==> flow/design.v <==
module jt49_dcrm2 #(parameter sw=8) (
    input                clk,
    input                cen,
    input                rst,
    input         [sw-1:0]  din,
    output signed [sw-1:0]  dout
);
localparam dw=10;  
reg  signed [sw+dw:0] integ, exact, error;
reg  signed [sw:0] pre_dout;
reg signed [sw:0] q;
always @(*) begin
    exact = integ+error;
    q = exact[sw+dw:dw];
    pre_dout  = { 1'b0, din } - q;
end
assign dout = pre_dout[sw-1:0];
always @(posedge clk)
    if( rst ) begin
        integ <= {sw+dw+1{1'b0}};
        error <= {sw+dw+1{1'b0}};
    end else if( cen ) begin
        integ <= integ + pre_dout;  
        error <= exact-{q, {dw{1'b0}}};
    end
endmodule
module iir_1st_order
#(
	parameter COEFF_WIDTH = 18,
	parameter COEFF_SCALE = 15,
	parameter DATA_WIDTH  = 16,
	parameter COUNT_BITS  = 10
)
(
	input clk,
	input reset,
	input [COUNT_BITS - 1 : 0] div,
	input signed [COEFF_WIDTH - 1 : 0] A2, B1, B2,
   input signed [DATA_WIDTH - 1 :0] in,
   output [DATA_WIDTH - 1:0] out
);
	reg signed [DATA_WIDTH-1:0] x0,x1,y0;
	reg signed [DATA_WIDTH + COEFF_WIDTH - 1 : 0] out32;
	reg [COUNT_BITS - 1:0] count;
	assign out = y0;
	always @ (*) begin
		out32 <= (B1*x0 + B2*x1) - A2*y0;  
	end
	always @ (posedge clk) begin
		if(reset) begin
			count <= 0;
			x0 <= 0;
			x1 <= 0;
			y0 <= 0;
		end
		else begin
			count <= count + 1'd1;
			if (count == div - 1) begin
					count <= 0;
					y0 <= {out32[DATA_WIDTH + COEFF_WIDTH - 1] , out32[COEFF_SCALE + DATA_WIDTH - 2 : COEFF_SCALE]};
					x1 <= x0;
					x0 <= in;
			end
		end
	end
endmodule  
module iir_2nd_order
#(
	parameter COEFF_WIDTH = 18,
	parameter COEFF_SCALE = 14,
	parameter DATA_WIDTH  = 16,
	parameter COUNT_BITS  = 10
)
(
	input clk,
	input reset,
	input [COUNT_BITS - 1 : 0] div,
	input signed [COEFF_WIDTH - 1 : 0] A2, A3, B1, B2, B3,
   input signed [DATA_WIDTH - 1 : 0] in,
   output [DATA_WIDTH - 1 : 0] out
);
	reg signed [DATA_WIDTH-1 : 0] x0,x1,x2;
	reg signed [DATA_WIDTH-1 : 0] y0,y1;
	reg signed [(DATA_WIDTH + COEFF_WIDTH - 1) : 0] out32;
	reg [COUNT_BITS : 0] count;
	assign out = y0;
	always @ (*) begin
		out32 <= (B1*x0 + B2*x1 + B3*x2) - (A2*y0 + A3*y1);  
	end
	always @ (posedge clk) begin
		if(reset) begin
			count <=  0;
			x0 <= 0;
			x1 <= 0;
			x2 <= 0;
			y0 <= 0;
			y1 <= 0; 
		end
		else begin
			count <= count + 1'd1;
			if (count == div - 1) begin
					count <= 0;
					y1 <= y0;
					y0 <= {out32[DATA_WIDTH + COEFF_WIDTH - 1] , out32[(DATA_WIDTH + COEFF_SCALE - 2) : COEFF_SCALE]};
					x2 <= x1;
					x1 <= x0;
					x0 <= in;
			end
		end
	end
endmodule  
module arkanoid_lpf(
	input clk,
	input reset,
	input signed [15:0] in,
	output signed [15:0] out);
	wire [9:0] div = 10'd256;  
	wire signed [17:0] A2;
	wire signed [17:0] B2;
	wire signed [17:0] B1;
	wire signed [15:0] audio_post_lpf1;
	assign A2 = -18'd18211;
	assign B1 = 18'd7278;
	assign B2 = 18'd7278;
	iir_1st_order lpf6db(.clk(clk),
								.reset(reset),
								.div(div),
								.A2(A2),
								.B1(B1),
								.B2(B2),
								.in(in),
								.out(audio_post_lpf1)); 
	assign out = audio_post_lpf1;
endmodule
module arkanoid_audio
(
	input                clk_48m,
	input                reset,       
	input          [9:0] sound_raw,   
	input                pause,
	input                vol_boost,
	output signed [15:0] sound
);
reg [8:0] div;
always @(posedge clk_48m) begin
	if(!reset)
		div <= 9'd0;
	else
		div <= div + 9'd1;
end
wire dcrm_cen = !div;
wire signed [15:0] sound_dcrm;
jt49_dcrm2 #(16) dcrm
(
	.clk(clk_48m),
	.cen(dcrm_cen),
	.rst(~reset),
	.din({5'd0, sound_raw}),
	.dout(sound_dcrm)
);
wire signed [15:0] sound_filtered;
arkanoid_lpf lpf
(
	.clk(clk_48m),
	.reset(~reset),
	.in(sound_dcrm),
	.out(sound_filtered)
);
assign sound = pause ? 16'd0 : vol_boost ? (sound_filtered <<< 16'd5) : (sound_filtered <<< 16'd4);
endmodule
export LEC_CHECK = 0
export ABC_AREA = 1
export CAP_MARGIN = 20
export CELL_PAD_IN_SITES_DETAIL_PLACEMENT = 2
export CORE_ASPECT_RATIO = 1.11
export CORE_MARGIN = 3
export CORE_UTILIZATION = 58
export CTS_CLUSTER_SIZE = 45
export HOLD_SLACK_MARGIN = 0.19
export SLEW_MARGIN = 20
export TNS_END_PERCENT = 40
create_clock -name core_clock -period 17.0 [get_ports {clk_48m}]
run.sh (not shown) runs the stock make flow with config.mk's settings and CLKGATE_MAP_FILE=.
The baseline died in detailed placement.
Next try:
- ABC_AREA: 1 -> 0
- CTS_CLUSTER_DIAMETER: default -> 240
- SLEW_MARGIN: 20 -> 5
What happened:
- The new run aborted during detailed placement with DPL-0033
- die size went down by 3.6%
- synthesized cell count went down by 13%
- area after synthesis drops by 3.7%

Starts from the design.v that is shown in full above.
clock: 8.89 ns
lec_check: 0
abc_area: 1
cap_margin: 20
cell_pad_in_sites_detail_placement: 0
core_aspect_ratio: 0.89
core_margin: 4
core_utilization: 20
cts_cluster_diameter: 251
cts_cluster_size: 55
gpl_routability_driven: 0
hold_slack_margin: 0.12
max_routing_layer: met4
min_routing_layer: met1
place_density: 0.94
slew_margin: 40
tns_end_percent: 50
The baseline completed and failed the layout checks on negative setup slack.
Rerun with:
- ABC_AREA: 1 -> not set
- CORE_MARGIN: 4 -> 2
- CORE_UTILIZATION: 20 -> 61
- CTS_CLUSTER_DIAMETER: 251 -> not set
- PLACE_DENSITY: 0.94 -> not set
- PLACE_DENSITY_LB_ADDON: not set -> 0.09
- TNS_END_PERCENT: 50 -> not set
After rerunning: The changed run completed and failed the layout checks on negative setup slack. Final area shrinks by about 9%. Sequential share of layout area is higher by 0.70 points. Synthesized cell count went down by about 13%. Utilization grows by 47 points. Non-clock buffer count grows by 94. Worst setup slack loses 130 ps. Fmax decreases by 1.4%. Clock power is higher by about 6%.
Rerun with:
- CELL_PAD_IN_SITES_DETAIL_PLACEMENT: 0 -> 2
- CORE_MARGIN: 2 -> 4
- CORE_UTILIZATION: 61 -> 20
- MIN_ROUTING_LAYER: met1 -> met2
- SLEW_MARGIN: 40 -> 5
After rerunning:
- The new run reached the layout checks and failed them: negative setup slack
- flip-flop count does not change
- count of clock-buffer cells in the layout stays the same
- cell area climbs by 8.1%
- fmax drops by 1.2%
- combinational power climbs by about 7%
Rerun with:
- ABC_AREA: not set -> 1
- CELL_PAD_IN_SITES_DETAIL_PLACEMENT: 2 -> 0
- CORE_MARGIN: 4 -> 2
- CORE_UTILIZATION: 20 -> 72
- CTS_CLUSTER_SIZE: 55 -> 13
- HOLD_SLACK_MARGIN: 0.12 -> -0.08
- MIN_ROUTING_LAYER: met2 -> met1
- SLEW_MARGIN: 5 -> 0
The changed run completed and failed the layout checks on negative setup slack. Cell area drops by a few percent. First-iteration DRC count climbs by a quarter to a third. Power climbs by about a fifth. Die size drops by well over a third.
No activity file was given, so power comes from the tool's default toggle rates.
